==> inputs of run G <==
==> flow/design.v <==
module tpumac
 #(parameter BITS_AB=8,
   parameter BITS_C=16)
  (
   input clk, rst_n, WrEn, en,
   input signed [BITS_AB-1:0] Ain,
   input signed [BITS_AB-1:0] Bin,
   input signed [BITS_C-1:0] Cin,
   output reg signed [BITS_AB-1:0] Aout,
   output reg signed [BITS_AB-1:0] Bout,
   output reg signed [BITS_C-1:0] Cout
  );
  reg signed [BITS_C-1:0] Mult;
  reg [BITS_C-1:0] Adder, CMux;
  assign Mult = Ain * Bin;
  assign Adder = Mult + Cout;
  assign CMux = WrEn ? Cin : Adder;
  always@(posedge clk, negedge rst_n) begin
	if (!rst_n) begin
		Aout <= '0;
		Bout <= '0;
		Cout <= '0;
	end
	else if (en) begin
		Aout <= Ain;
		Bout <= Bin;
		Cout <= CMux;
	end
  end
endmodule
==> flow/run.sh <==
#!/bin/bash
# the make line also repeats each setting of config.mk as NAME=value (left out here)
make -C /OpenROAD-flow-scripts/flow DESIGN_CONFIG=/design/flow/config.mk WORK_HOME=/design/flow/orfs CLKGATE_MAP_FILE= finish
==> flow/config.mk <==
export PLATFORM = sky130hd
export DESIGN_NAME = tpumac
export DESIGN_NICKNAME = tpumac
export VERILOG_FILES = /design/flow/design.v
export SDC_FILE = /design/flow/constraint.sdc
export NUM_CORES = 4
export LEC_CHECK = 0
export CAP_MARGIN = 20
export CORE_MARGIN = 2
export CORE_UTILIZATION = 72
export CTS_CLUSTER_DIAMETER = 27
export PLACE_DENSITY_LB_ADDON = 0.24
export SLEW_MARGIN = 20
export TNS_END_PERCENT = 5
==> flow/constraint.sdc <==
create_clock -name core_clock -period 4.95 [get_ports {clk}]
set_input_delay 0.9900 -clock core_clock [delete_from_list [all_inputs] [get_ports {clk}]]
set_output_delay 0.9900 -clock core_clock [all_outputs]
set_load 0.01 [all_outputs]
==> inputs of run F, as changes to run G <==
--- a/flow/config.mk
+++ b/flow/config.mk
@@ -8,7 +8,5 @@
 export CAP_MARGIN = 20
 export CORE_MARGIN = 2
-export CORE_UTILIZATION = 72
+export CORE_UTILIZATION = 65
 export CTS_CLUSTER_DIAMETER = 27
-export PLACE_DENSITY_LB_ADDON = 0.24
 export SLEW_MARGIN = 20
-export TNS_END_PERCENT = 5
==> flow/constraint.sdc (replaced) <==
create_clock -name core_clock -period 5.2 [get_ports {clk}]
set_input_delay 1.0400 -clock core_clock [delete_from_list [all_inputs] [get_ports {clk}]]
set_output_delay 1.0400 -clock core_clock [all_outputs]
set_load 0.01 [all_outputs]
==> inputs of run B, as changes to run G <==
--- a/flow/config.mk
+++ b/flow/config.mk
@@ -6,9 +6,9 @@
 export NUM_CORES = 4
 export LEC_CHECK = 0
+export ABC_AREA = 1
 export CAP_MARGIN = 20
 export CORE_MARGIN = 2
-export CORE_UTILIZATION = 72
+export CORE_UTILIZATION = 68
 export CTS_CLUSTER_DIAMETER = 27
-export PLACE_DENSITY_LB_ADDON = 0.24
+export CTS_CLUSTER_SIZE = 74
 export SLEW_MARGIN = 20
-export TNS_END_PERCENT = 5
==> results_dict.tcl <==
# collected from the flow reports
set metrics [dict create \
    synth_adder_area_share 0.450 \
    globalplace.congestion 0.844 \
    synthCells 406 \
    post-place-ws_ns -0.727 \
    status "timing/DRC/antenna clean" \
    post-synth-top-area-fraction 0.340 \
    fp.dieArea_um2 7090 \
    yosys.area_share.xor_xnor 0.0398 \
    average_size_of_a_mapped_cell_um2 10.3 \
]
That was run F.
==> results_dict.tcl <==
# metrics dict for downstream scripts
set metrics [dict create \
    status "stopped before the end" \
    haltStage "global routing (5_1_grt)" \
    first-error "[ERROR GRT-0232] Routing congestion too high. Check the congestion heatmap in the GUI." \
    clockBufferDepth 2 \
    synthCells 565 \
    fp.dieArea_um2 7240 \
    dieWidth_um 85.1 \
    synthesis.area_um2 4470 \
    post-synth-top-area-fraction 0.318 \
    globalplace.congestion 0.935 \
    use_met1 0.732 \
    average_size_of_a_mapped_cell_um2 7.91 \
    postSynthNetCount 709 \
    post-place-ws_ns -0.759 \
    yosys.area_share.xor_xnor 0.0137 \
    synth_adder_area_share 0.421 \
]
That was run B.
==> results_dict.tcl <==
# metrics dict for downstream scripts
set metrics [dict create \
    synthCells 406 \
    first-error "[ERROR DPL-0038] Utilization greater than 100%, impossible to legalize" \
    synth_adder_area_share 0.450 \
    yosys.area_share.xor_xnor 0.0398 \
    haltStage "clock tree synthesis (4_1_cts)" \
    fp-row-count 27 \
    status "stopped before the end" \
    average_size_of_a_mapped_cell_um2 10.3 \
    globalplace.congestion 0.896 \
    post-synth-top-area-fraction 0.340 \
]
That was run G.

========
==> job 718 <==
RTL: the design.v shown in full above, as it stands there.
==> flow/config.mk <==
export PLATFORM = sky130hd
export DESIGN_NAME = tpumac
export DESIGN_NICKNAME = tpumac
export VERILOG_FILES = /design/flow/design.v
export SDC_FILE = /design/flow/constraint.sdc
export NUM_CORES = 4
export LEC_CHECK = 0
export ABC_AREA = 1
export CAP_MARGIN = 20
export CELL_PAD_IN_SITES_GLOBAL_PLACEMENT = 1
export CORE_ASPECT_RATIO = 0.52
export CORE_MARGIN = 10
export CORE_UTILIZATION = 40
export CTS_CLUSTER_DIAMETER = 124
export CTS_CLUSTER_SIZE = 34
export GPL_ROUTABILITY_DRIVEN = 1
export HOLD_SLACK_MARGIN = 0.19
export PLACE_DENSITY_LB_ADDON = 0.12
export SLEW_MARGIN = 20
export TNS_END_PERCENT = 60
==> flow/constraint.sdc <==
create_clock -name core_clock -period 6.01 [get_ports {clk}]
set_input_delay 1.2020 -clock core_clock [delete_from_list [all_inputs] [get_ports {clk}]]
set_output_delay 1.2020 -clock core_clock [all_outputs]
set_load 0.01 [all_outputs]
run.sh (not shown) runs the stock make flow with config.mk's settings and CLKGATE_MAP_FILE=.
==> inputs of job 9910, as changes to job 718 <==
Settings changed: CELL_PAD_IN_SITES_GLOBAL_PLACEMENT 1 to unset, CORE_ASPECT_RATIO 0.52 to unset, CORE_MARGIN 10 to 2, CORE_UTILIZATION 40 to 72, CTS_CLUSTER_DIAMETER 124 to unset, CTS_CLUSTER_SIZE 34 to 10, GPL_ROUTABILITY_DRIVEN 1 to unset, HOLD_SLACK_MARGIN 0.19 to unset, PLACE_DENSITY_LB_ADDON 0.12 to unset, SETUP_SLACK_MARGIN set to 0.5, TNS_END_PERCENT 60 to unset.
==> flow/constraint.sdc (replaced) <==
create_clock -name core_clock -period 1.79 [get_ports {clk}]
set_input_delay 0.3580 -clock core_clock [delete_from_list [all_inputs] [get_ports {clk}]]
set_output_delay 0.3580 -clock core_clock [all_outputs]
set_load 0.01 [all_outputs]
==> results <==
| metric | job 718 | job 9910 |
|---|---|---|
| Result of the run | complete, no violations | stopped before the end |
| Last stage reached | - | detailed placement |
| Cell count after synthesis | 565 | 565 |
| And+or+nand+nor area frac | 20.24% | 20.24% |
| Buffers added on ports | 67 | 67 |
| Floorplan utilization | 41.61% | 75.06% |
| Rows | 27 | 28 |
| Final weighted congestion in routability-driven placement | 0.8764 | 0.9723 |
| Area share of xor/xnor cells in the synthesized design | 1.371% | 1.371% |
| I/O pin cnt | 68 | 68 |
| Most repeated cell in the gate-level netlist after synthesis | sky130_fd_sc_hd__nand2_1 | sky130_fd_sc_hd__nand2_1 |
| Netlist area before placement | 4471 um2 | 4471 um2 |
| Dominant flop cell | sky130_fd_sc_hd__dfrtp_1 | sky130_fd_sc_hd__dfrtp_1 |
| Vertical die size | 96.24 um | 82.80 um |
| EDFF count, synth | 0 | 0 |
| Area inside the core boundary | 10,740 um2 | 5956 um2 |
| Syn Area/Cell | 7.912 um2 | 7.912 um2 |
| Unique masters post-synth | 32 | 32 |
| Total number of yosys warnings | 4 | 4 |
| FFs w/ async S/R, synth | 100.0% | 100.0% |
| Summed standard-cell area reported by yosys | 4471 um2 | 4471 um2 |
| Synthesized-area fraction occupied by ao, oa, aoi and oai cells | 5.570% | 5.570% |
| Total die size | 16,030 um2 | 6855 um2 |
| Fa+ha+maj area frac | 42.15% | 42.15% |
| Flip-flop and latch count after synthesis | 32 | 32 |
| Mux cell area share after synthesis | 0% | 0% |
| Die extent in x | 166.6 um | 82.80 um |

========
==> run X <==
Starts from the design.v that is shown in full above.
make LEC_CHECK=0 CAP_MARGIN=20 CORE_MARGIN=2 CORE_UTILIZATION=72 PLACE_DENSITY_LB_ADDON=0.24 SETUP_SLACK_MARGIN=-0.39 SLEW_MARGIN=20 finish   # period 4.46 ns
==> run P: changes against run X <==
Settings changed: CORE_UTILIZATION 72 to 40, PLACE_DENSITY_LB_ADDON 0.24 to default, SETUP_SLACK_MARGIN -0.39 to default.
==> flow/constraint.sdc (replaced) <==
create_clock -name core_clock -period 5.09 [get_ports {clk}]
set_input_delay 1.0180 -clock core_clock [delete_from_list [all_inputs] [get_ports {clk}]]
set_output_delay 1.0180 -clock core_clock [all_outputs]
set_load 0.01 [all_outputs]
==> reports/results.ini <==
[placement]
place_area_sq_mm = 0.00537
dp.final_hpwl_microns = 7730
dp.cells = 648

[floorplan]
fp.dieW_microns = 106
fp_util_pct = 40.9
die_area_sq_mm = 0.0113
die_h_microns = 106

[worst_setup_path]
path_class = in -> reg

[run_status]
outcome = timing/DRC/antenna clean

the above is filed under run P

==> reports/results.ini <==
[run_status]
outcome = stopped before the end
stop_error = [ERROR DPL-0038] Utilization greater than 100%, impossible to legalize
haltStage = clock tree synthesis

[floorplan]
die_area_sq_mm = 0.00644
die_h_microns = 80.2

[placement]
place_area_sq_mm = 0.00531
dp.cells = 584

[yosys]
syn_inst = 406

the above is filed under run X


========
==> job 8099 <==
// tpumac: RTL as listed in full above, without the edits since
make LEC_CHECK=0 ABC_AREA=1 CAP_MARGIN=20 CELL_PAD_IN_SITES_GLOBAL_PLACEMENT=3 CORE_MARGIN=2 CORE_UTILIZATION=30 CTS_CLUSTER_DIAMETER=297 CTS_CLUSTER_SIZE=98 SLEW_MARGIN=20 finish   # period 3.67 ns
==> inputs of job 8614, as changes to job 8099 <==
ABC_AREA = unset   (was 1)
CELL_PAD_IN_SITES_GLOBAL_PLACEMENT = unset   (was 3)
CORE_UTILIZATION = 72   (was 30)
CTS_CLUSTER_DIAMETER = unset   (was 297)
CTS_CLUSTER_SIZE = unset   (was 98)
PLACE_DENSITY_LB_ADDON = 0.24   (was unset)
SETUP_SLACK_MARGIN = -0.4   (was unset)
==> flow/constraint.sdc (replaced) <==
create_clock -name core_clock -period 4.46 [get_ports {clk}]
set_input_delay 0.8920 -clock core_clock [delete_from_list [all_inputs] [get_ports {clk}]]
set_output_delay 0.8920 -clock core_clock [all_outputs]
set_load 0.01 [all_outputs]
==> inputs of job 9842, as changes to job 8099 <==
ABC_AREA = unset   (was 1)
CELL_PAD_IN_SITES_DETAIL_PLACEMENT = 1   (was unset)
CELL_PAD_IN_SITES_GLOBAL_PLACEMENT = 1   (was 3)
CORE_UTILIZATION = 69   (was 30)
CTS_CLUSTER_DIAMETER = 246   (was 297)
CTS_CLUSTER_SIZE = 66   (was 98)
GPL_ROUTABILITY_DRIVEN = 1   (was unset)
GPL_TIMING_DRIVEN = 0   (was unset)
HOLD_SLACK_MARGIN = 0.24   (was unset)
PLACE_DENSITY = 0.66   (was unset)
SETUP_SLACK_MARGIN = 0.44   (was unset)
TNS_END_PERCENT = 60   (was unset)
==> results <==
Of job 8099 and job 9842, job 8099 has the higher area after synthesis (gap about 7%, measured against job 9842).
In synthesized cell count, job 9842 and job 8614 do not differ.
Job 8614 did not get past clock tree synthesis (4_1_cts) on DPL-0038. Job 9842 aborted during global placement (3_3_place_gp) with GPL-0301. Job 8099 finished but failed the layout checks on negative setup slack.
Die area, highest first: job 8099, job 9842, job 8614.
